==> job 9007 <==
// CORDIC_tanInv_sqrt
module CORDIC_tanInv_sqrt(
    output [15:0] X0,   
    output [15:0] Y0,   
    output [15:0] Z0,   
    input  [15:0] Xin,
    input  [15:0] Yin,
    input  [15:0] Zin,   
    input  clk
);
export LEC_CHECK = 0
export CAP_MARGIN = 15
export CELL_PAD_IN_SITES_GLOBAL_PLACEMENT = 3
export CORE_ASPECT_RATIO = 1.65
export CORE_MARGIN = 2
export CORE_UTILIZATION = 45
export CTS_CLUSTER_DIAMETER = 361
export GPL_ROUTABILITY_DRIVEN = 1
export MAX_ROUTING_LAYER = met4
export PLACE_DENSITY_LB_ADDON = 0.06
export SLEW_MARGIN = 15
create_clock -name core_clock -period 3.14 [get_ports {clk}]
run.sh (not shown) runs the stock make flow with config.mk's settings and CLKGATE_MAP_FILE=.
==> inputs of job 4148, as changes to job 9007 <==
==> flow/config.mk (replaced) <==
export PLATFORM = sky130hd
export DESIGN_NAME = CORDIC_tanInv_sqrt
export DESIGN_NICKNAME = CORDIC_tanInv_sqrt
export VERILOG_FILES = /design/flow/design.v
export SDC_FILE = /design/flow/constraint.sdc
export NUM_CORES = 4
export LEC_CHECK = 0
export CAP_MARGIN = 15
export CORE_ASPECT_RATIO = 0.91
export CORE_MARGIN = 2
export CORE_UTILIZATION = 72
export CTS_CLUSTER_DIAMETER = 29
export CTS_CLUSTER_SIZE = 45
export GPL_ROUTABILITY_DRIVEN = 1
export MAX_ROUTING_LAYER = met4
export SETUP_SLACK_MARGIN = 0.79
export SLEW_MARGIN = 10
==> flow/constraint.sdc (replaced) <==
create_clock -name core_clock -period 2.96 [get_ports {clk}]
set_input_delay 0.5920 -clock core_clock [delete_from_list [all_inputs] [get_ports {clk}]]
set_output_delay 0.5920 -clock core_clock [all_outputs]
set_load 0.01 [all_outputs]
==> inputs of job 6439, as changes to job 9007 <==
==> flow/config.mk (replaced) <==
export PLATFORM = sky130hd
export DESIGN_NAME = CORDIC_tanInv_sqrt
export DESIGN_NICKNAME = CORDIC_tanInv_sqrt
export VERILOG_FILES = /design/flow/design.v
export SDC_FILE = /design/flow/constraint.sdc
export NUM_CORES = 4
export LEC_CHECK = 0
export ABC_AREA = 1
export CAP_MARGIN = 20
export CORE_MARGIN = 2
export CORE_UTILIZATION = 72
export CTS_CLUSTER_DIAMETER = 174
export CTS_CLUSTER_SIZE = 10
export PLACE_DENSITY_LB_ADDON = 0.01
export SLEW_MARGIN = 20
export TNS_END_PERCENT = 5
==> flow/constraint.sdc (replaced) <==
create_clock -name core_clock -period 2.92 [get_ports {clk}]
set_input_delay 0.5840 -clock core_clock [delete_from_list [all_inputs] [get_ports {clk}]]
set_output_delay 0.5840 -clock core_clock [all_outputs]
set_load 0.01 [all_outputs]
==> inputs of job 8567, as changes to job 9007 <==
==> flow/config.mk (replaced) <==
export PLATFORM = sky130hd
export DESIGN_NAME = CORDIC_tanInv_sqrt
export DESIGN_NICKNAME = CORDIC_tanInv_sqrt
export VERILOG_FILES = /design/flow/design.v
export SDC_FILE = /design/flow/constraint.sdc
export NUM_CORES = 4
export LEC_CHECK = 0
export CAP_MARGIN = 20
export CORE_MARGIN = 2
export CORE_UTILIZATION = 72
export SLEW_MARGIN = 20
==> flow/constraint.sdc (replaced) <==
create_clock -name core_clock -period 3.74 [get_ports {clk}]
set_input_delay 0.7480 -clock core_clock [delete_from_list [all_inputs] [get_ports {clk}]]
set_output_delay 0.7480 -clock core_clock [all_outputs]
set_load 0.01 [all_outputs]
==> results.txt <==
Figures from the implementation reports.

- The amount of wire on met3 after detailed routing is between 9 and 10 mm.
- The hold path startpoint is vectoring_stages[15].rz.q[14].
- The simple logic cell fraction of the synthesized area is 0.270.
- The run finished with no timing, DRC or antenna violations.
- The signed area change from the synthesized netlist to the final layout is 7.96%.
- The share of synthesized area in the top cell type comes to 0.276.
- The largest family of logic cells by area reads simple AND/OR/NAND/NOR gates.
The numbers above come from job 6439.

==> results.txt <==
Figures from the implementation reports.

- The flow ran to the end and the layout has no timing, DRC or antenna violations.
- The launch point of the worst min-delay path is recorded as vectoring_stages[15].rz.q[9].
- From synthesis to final layout, the design area changed by 21.2%.
- The simple logic cell fraction of the synthesized area is 0.119.
- The fraction of synthesized cell area taken by the top area cell type is 0.312.
- The largest family of logic cells by area is adder cells.
The numbers above come from job 9007.

==> results.txt <==
Figures from the implementation reports.

- For reference, the top logic cell family by area is adder cells.
- The simple logic cell fraction of the synthesized area is 0.119.
- The signed area change from the synthesized netlist to the final layout is 10.1%.
- The amount of wire on met3 after detailed routing is around 4.9 mm.
- The flow ran to the end and the layout has no timing, DRC or antenna violations.
- The fraction of synthesized cell area taken by the top area cell type reads 0.312.
The numbers above come from job 8567.

==> results.txt <==
Reports from this run.

- The largest family of logic cells by area is adder cells.
- The tool reported: "[ERROR DPL-0038] Utilization greater than 100%, impossible to legalize".
- The flow did not finish.
- Counting flops with an async set or reset pin after synthesis yields a share of 0.
- The halt point of the flow is global routing.
- The share of synthesized area in the top cell type comes to 0.312.
- The simple logic cell fraction of the synthesized area is 0.119.
The numbers above come from job 4148.

